==> run C: inputs <==
==> flow/design.v <==
`timescale 1ns / 1ps
module booth(
    input clk,
    input load,
    input reset,
    input [31:0] M,  
    input [31:0] Q,  
    output reg [63:0] P,  
    output done           
    );
    reg signed [63:0] A;                
    reg signed [31:0] Q_temp;            
    reg signed [31:0] M_temp;            
    reg [4:0] Count;                       
    reg Q_minus_one;                     
    always @(posedge clk)
    begin
        if (reset == 1) 
        begin
            A = 64'b0;
            Q_minus_one = 0;
            P = 64'b0;
            Q_temp = 32'b0;
            M_temp = 32'b0;
            Count = 5'd16;
        end
        else if (load == 1)
        begin
            Q_temp = Q;
            M_temp = M;
            A = 64'b0;    
            Q_minus_one = 0;  
            Count = 5'd16;    
        end
        else if (Count > 5'd0)
        begin
            case ({Q_temp[1:0], Q_minus_one})
                3'b000, 3'b111:   
                    begin
                    end
                3'b001, 3'b010:   
                    begin
                        A = A + {{32{M_temp[31]}}, M_temp};
                    end
                3'b011:   
                    begin
                        A = A + ({{32{M_temp[31]}}, M_temp} << 1); 
                    end
                3'b100:   
                    begin
                        A = A - ({{32{M_temp[31]}}, M_temp} << 1); 
                    end
                3'b101, 3'b110:   
                    begin
                        A = A - {{32{M_temp[31]}}, M_temp}; 
                    end
            endcase
            Q_minus_one = Q_temp[1];
            Q_temp = {A[1:0], Q_temp[31:2]};   
            A = {A[63], A[63:2]};   
            Count = Count - 1'b1;
        end
        else
        begin
            Count = 5'b0;
        end
        P = {A[31:0], Q_temp};
    end
    assign done = (Count == 5'd0);
endmodule
==> flow/run.sh <==
#!/bin/bash
# the make line also repeats each setting of config.mk as NAME=value (left out here)
make -C /OpenROAD-flow-scripts/flow DESIGN_CONFIG=/design/flow/config.mk WORK_HOME=/design/flow/orfs CLKGATE_MAP_FILE= finish
==> flow/config.mk <==
export PLATFORM = sky130hd
export DESIGN_NAME = booth
export DESIGN_NICKNAME = booth
export VERILOG_FILES = /design/flow/design.v
export SDC_FILE = /design/flow/constraint.sdc
export NUM_CORES = 4
export LEC_CHECK = 0
export ABC_AREA = 1
export CAP_MARGIN = 20
export CORE_MARGIN = 2
export CORE_UTILIZATION = 72
export CTS_CLUSTER_DIAMETER = 199
export CTS_CLUSTER_SIZE = 96
export SETUP_SLACK_MARGIN = -0.31
export SLEW_MARGIN = 20
==> flow/constraint.sdc <==
create_clock -name core_clock -period 3.34 [get_ports {clk}]
set_input_delay 0.6680 -clock core_clock [delete_from_list [all_inputs] [get_ports {clk}]]
set_output_delay 0.6680 -clock core_clock [all_outputs]
set_load 0.01 [all_outputs]
==> inputs of run X, as changes to run C <==
- ABC_AREA: 1 -> default
- CAP_MARGIN: 20 -> 5
- CORE_UTILIZATION: 72 -> 40
- CTS_CLUSTER_DIAMETER: 199 -> 309
- CTS_CLUSTER_SIZE: 96 -> 98
- MIN_ROUTING_LAYER: default -> met1
- PLACE_DENSITY: default -> 0.73
- SETUP_SLACK_MARGIN: -0.31 -> 0.08
- TNS_END_PERCENT: default -> 30
==> flow/constraint.sdc (replaced) <==
create_clock -name core_clock -period 7.9 [get_ports {clk}]
set_input_delay 1.5800 -clock core_clock [delete_from_list [all_inputs] [get_ports {clk}]]
set_output_delay 1.5800 -clock core_clock [all_outputs]
set_load 0.01 [all_outputs]
==> inputs of run B, as changes to run C <==
- ABC_AREA: 1 -> 0
- CAP_MARGIN: 20 -> 5
- CORE_UTILIZATION: 72 -> 30
- CTS_CLUSTER_DIAMETER: 199 -> 249
- CTS_CLUSTER_SIZE: 96 -> 98
- MIN_ROUTING_LAYER: default -> met1
- PLACE_DENSITY: default -> 0.36
- SETUP_SLACK_MARGIN: -0.31 -> 0.08
- TNS_END_PERCENT: default -> 100
==> flow/constraint.sdc (replaced) <==
create_clock -name core_clock -period 7.9 [get_ports {clk}]
set_input_delay 1.5800 -clock core_clock [delete_from_list [all_inputs] [get_ports {clk}]]
set_output_delay 1.5800 -clock core_clock [all_outputs]
set_load 0.01 [all_outputs]
==> summary of the runs <==
Run X finished with timing, DRC and antenna clean. Run B produced a clean layout. Run C ended with an error in global routing. Combinational power: run B is larger than run X (about 4%). Of run X and run B, run X has the higher register-to-register slack (gap 0.24 ns). Of run X and run B, run B has the higher cell count (gap 5.9%, measured against run B). Clock-buffer cell count: run X is lower than run B (1). First-iteration DRC count: run X is larger than run B (85%). Worst setup slack: run X is higher than run B (0.24 ns).

---

==> run a <==
// booth: RTL as listed in full above, without the edits since
make LEC_CHECK=0 CAP_MARGIN=25 CELL_PAD_IN_SITES_DETAIL_PLACEMENT=2 CELL_PAD_IN_SITES_GLOBAL_PLACEMENT=3 CORE_ASPECT_RATIO=0.7 CORE_MARGIN=9 CORE_UTILIZATION=40 CTS_CLUSTER_DIAMETER=136 CTS_CLUSTER_SIZE=77 GPL_ROUTABILITY_DRIVEN=0 HOLD_SLACK_MARGIN=-0.01 MAX_ROUTING_LAYER=met4 MIN_ROUTING_LAYER=met2 PLACE_DENSITY_LB_ADDON=0.08 SLEW_MARGIN=20 finish   # period 10.0 ns
run.sh (not shown) runs the stock make flow with config.mk's settings and CLKGATE_MAP_FILE=.
==> inputs of run b, as changes to run a <==
Settings changed: CAP_MARGIN 25 to 5, CELL_PAD_IN_SITES_DETAIL_PLACEMENT 2 to default, CELL_PAD_IN_SITES_GLOBAL_PLACEMENT 3 to default, CORE_ASPECT_RATIO 0.7 to default, CORE_MARGIN 9 to 2, CTS_CLUSTER_DIAMETER 136 to default, CTS_CLUSTER_SIZE 77 to 88, GPL_ROUTABILITY_DRIVEN 0 to default, HOLD_SLACK_MARGIN -0.01 to default, MAX_ROUTING_LAYER met4 to default, MIN_ROUTING_LAYER met2 to met1, PLACE_DENSITY_LB_ADDON 0.08 to 0.05, SETUP_SLACK_MARGIN from default to 0.08.
==> flow/constraint.sdc (replaced) <==
create_clock -name core_clock -period 7.9 [get_ports {clk}]
set_input_delay 1.5800 -clock core_clock [delete_from_list [all_inputs] [get_ports {clk}]]
set_output_delay 1.5800 -clock core_clock [all_outputs]
set_load 0.01 [all_outputs]
==> qor summary <==
item                                                                              run b                     run a
Area of the core region                                                     37500 sq um               37300 sq um
Result of the run                                      no timing/DRC/antenna violations    stopped before the end
Stage where the flow stopped                                                          -                   5_1_grt
Most used DFF post-synth                                       sky130_fd_sc_hd__dfxtp_1  sky130_fd_sc_hd__dfxtp_1
Die height                                                                       199 um                    181 um
Initial Utilization                                                               40.4%                     40.6%
Placed Area                                                                 16400 sq um               16400 sq um
Post-synthesis cell count from yosys                                               2141                      2141
Fraction of the mapped netlist area in simple logic gates                         20.0%                     20.0%
Std cell rows                                                                        71                        59
Width of the die                                                                 199 um                    251 um
Synthesized flop and latch total                                                    132                       132
Clock buffer depth                                                                    2                         2
Post-CTS setup repair buffer count                                                    0                         0
Area share of fa/ha/maj cells after synthesis                                     10.8%                     10.8%
Die area                                                                    39500 sq um               45300 sq um
Placed Cells                                                                       2606                      2579
Syn Nets                                                                           2338                      2338
Fraction of registers with async set or reset after synthesis                        0%                        0%
HPWL after detailed placement                                                   40.7 mm                   53.3 mm
Worst slack at placement                                                        1590 ps                   3440 ps
Cell type with the largest total area                          sky130_fd_sc_hd__dfxtp_1  sky130_fd_sc_hd__dfxtp_1
Yosys warns                                                                           1                         1

---

==> exp/cedar: inputs <==
// booth: RTL as listed in full above, without the edits since
Settings: LEC_CHECK=0, CAP_MARGIN=20, CORE_MARGIN=2, CORE_UTILIZATION=14, SLEW_MARGIN=20; clock period 10.0 ns.
==> exp/indigo: changes against exp/cedar <==
- CELL_PAD_IN_SITES_GLOBAL_PLACEMENT: unset -> 1
- CORE_ASPECT_RATIO: unset -> 0.7
- CORE_MARGIN: 2 -> 9
- CORE_UTILIZATION: 14 -> 40
- CTS_CLUSTER_DIAMETER: unset -> 136
- CTS_CLUSTER_SIZE: unset -> 31
- GPL_ROUTABILITY_DRIVEN: unset -> 0
- MAX_ROUTING_LAYER: unset -> met4
- SETUP_SLACK_MARGIN: unset -> 0.11
==> results.yml <==
# implementation run metrics
status:
  status: "no timing/DRC/antenna violations"
power_and_ir_drop:
  p_int_mw: 1.28
  power_density_mw_per_mm2: 117
  power_mw: 2.13
  seqPwrFrac_pct: 28.7
  clk-power_uw: 694
critical_path:
  cp_cell_sequence: "or4_4 -> nor2b_2 -> and2_1 -> nand2_1 -> nor2_1 -> nand2_1 -> nor3_2 -> nand4b_2 -> ha_1 -> nand2_1 -> o21ai_0 -> ha_1 -> nand4_1 -> or3_1 -> nor4_1 -> o2111ai_1 -> a31oi_1 -> a211oi_2 -> o21ai_1 -> nand4_1 -> mux2i_1 -> a211o_1"
  slowest_stage: "or4_4"
  rr_worst_depth: 22
job:
  warnings: 26
route:
  wl_met1_um: 26800
  wl_met3_um: 3990
  post_drt_wl_per_cell_um: 16.7
cells_and_area:
  clkbuf_count: 19
place:
  placedInstanceArea_mm2: 0.0175
final_timing:
  period_needed_ns: 6.44
global_routing:
  use_met3_pct: 2.52
  grt_pass1_wl_um: 89500
Source of the figures above: exp/cedar

==> results.yml <==
# implementation run metrics
critical_path:
  cp_cell_sequence: "or4_4 -> nor2b_2 -> and2_1 -> nand2_1 -> nor2_1 -> nand2_1 -> nor3_2 -> nand4b_2 -> ha_1 -> nand2_1 -> o21ai_0 -> ha_1 -> a21oi_1 -> o211ai_1 -> a41oi_1 -> o311ai_0 -> nor2_1 -> o21ai_0 -> a2111oi_0 -> nor3_1 -> mux2i_1 -> o21ai_0 -> a21oi_1"
  rr_worst_depth: 23
  slowest_stage: "a2111oi_0"
final_timing:
  setup_ws_ns: 3.48
  period_needed_ns: 6.52
cells_and_area:
  clkbuf_count: 17
job:
  warnings: 28
global_routing:
  grt_pass1_wl_um: 91200
  use_met3_pct: 7.30
power_and_ir_drop:
  seqPwrFrac_pct: 29.1
  power_mw: 2.11
  p_int_mw: 1.25
  clk-power_uw: 652
synthesis:
  synthMuxAreaShare_pct: 2.58
  ys_sh_xor_pct: 10.0
route:
  post_drt_wl_per_cell_um: 22.7
  viasPerCell: 6.13
status:
  status: "no timing/DRC/antenna violations"
Source of the figures above: exp/indigo

Power and IR drop assume default switching activity.
